## EX
module EX (
    input clk,
    input rst_n,
    input en,
    input stage_ID_EX__EX_regwrite,
    input stage_ID_EX__EX_memtoreg,
    input stage_ID_EX__EX_memread,
    input stage_ID_EX__EX_memwrite,
    input stage_ID_EX__EX_alusrc,
    input [1:0] stage_ID_EX__EX_aluop,
    input stage_ID_EX__EX_regdst,
    input stage_ID_EX__EX_sys_en,
    input [31:0]stage_ID_EX__EX_rs_data,
    input [31:0]stage_ID_EX__EX_rt_data,
    input [4:0]stage_ID_EX__EX_rs_id,
    input [4:0]stage_ID_EX__EX_rt_id,
    input [4:0]stage_ID_EX__EX_rd_id,
    input [31:0]stage_ID_EX__EX_sign_ext,
    input [2:0]stage_ID_EX__EX_funct3,
    input sys__EX_done,
    output reg stage_EX_MEM__MEM_regwrite,
    output reg stage_EX_MEM__MEM_memtoreg,
    output reg stage_EX_MEM__MEM_memread,
    output reg stage_EX_MEM__MEM_memwrite,
    output reg [31:0] stage_EX_MEM__MEM_alures,
    output reg [31:0] stage_EX_MEM__MEM_store_data,
    output reg [4:0]  stage_EX_MEM__MEM_rd_id,
    output EX__HDUbr_regwrite,
    output EX__HDU_memread,
    output [4:0] EX__HDU_HDUbr_rd_id,
    output reg  EX_stall_for_sys,
    input  FU__EX_rs_wb,
    input  FU__EX_rs_mem,
    input  FU__EX_rt_wb,
    input  FU__EX_rt_mem,
    input [31:0]  WB__EX_for_help,
    input [31:0]  MEM__EX_for_help
);
localparam S0 = 0;  
localparam S1 = 1;  
wire [31:0] FMP1_out_rs;
wire [31:0] FMP1_out_rt;
  ...
Settings: LEC_CHECK=0, CAP_MARGIN=15, CELL_PAD_IN_SITES_DETAIL_PLACEMENT=2, CELL_PAD_IN_SITES_GLOBAL_PLACEMENT=1, CORE_MARGIN=3, CORE_UTILIZATION=24, CTS_CLUSTER_DIAMETER=358, CTS_CLUSTER_SIZE=36, GPL_TIMING_DRIVEN=0, MAX_ROUTING_LAYER=met5, SETUP_SLACK_MARGIN=1.3, SLEW_MARGIN=0, TNS_END_PERCENT=80; clock period 6.33 ns.
run.sh (not shown) runs the stock make flow with config.mk's settings and CLKGATE_MAP_FILE=.
Change:
Settings changed: ABC_AREA set to 1, CAP_MARGIN 15 to 20, CELL_PAD_IN_SITES_DETAIL_PLACEMENT 2 to 0, CELL_PAD_IN_SITES_GLOBAL_PLACEMENT 1 to unset, CORE_MARGIN 3 to 2, CORE_UTILIZATION 24 to 40, CTS_CLUSTER_DIAMETER 358 to unset, CTS_CLUSTER_SIZE 36 to unset, MAX_ROUTING_LAYER met5 to unset, SETUP_SLACK_MARGIN 1.3 to unset, SLEW_MARGIN 0 to 20, TNS_END_PERCENT 80 to unset.
Clock period 6.33 ns to 8.66 ns, I/O delays scaled along.
=> The changed run completed without violations. Area after synthesis decreases slightly. Setup slack gains 1000 ps. Wire length decreases by a quarter to a third.
Change:
Settings changed: CELL_PAD_IN_SITES_DETAIL_PLACEMENT 0 to unset, CORE_MARGIN 2 to 5, CTS_CLUSTER_DIAMETER set to 270, GPL_TIMING_DRIVEN 0 to unset.
Clock period 8.66 ns to 5.2 ns, I/O delays scaled along.
The changed run went through all stages and came out clean; non-clock buffer count came out higher by 116; routed wire length came out lower by 9.2%; total power came out higher by 69%; cell area came out higher by 7.3%; final cell count came out higher by 3.7%; setup slack gets worse by 1600 ps; die area came out higher by 6.6%; synthesized cell count does not change; count of clock-buffer cells in the layout came out higher by 1; area after synthesis stays the same.
Change:
Settings changed: CELL_PAD_IN_SITES_DETAIL_PLACEMENT set to 0, CORE_MARGIN 5 to 2, CTS_CLUSTER_DIAMETER 270 to unset, GPL_TIMING_DRIVEN set to 0, HOLD_SLACK_MARGIN set to 0.13.
Clock period 5.2 ns to 8.66 ns, I/O delays scaled along.
Final area fell by a few percent.
Die area fell by a few percent.
Routed wire length rose by roughly a tenth.
Synthesized area stays the same.
Sequential power fell by well over a third.
Setup slack improves by 1600 ps.
Count of clock-buffer cells in the layout fell by 1.
Power fell by well over a third.
Non-clock buffer count fell by 116.
Global-route usage rose by 6.9 points.
Power and IR drop assume default switching activity.
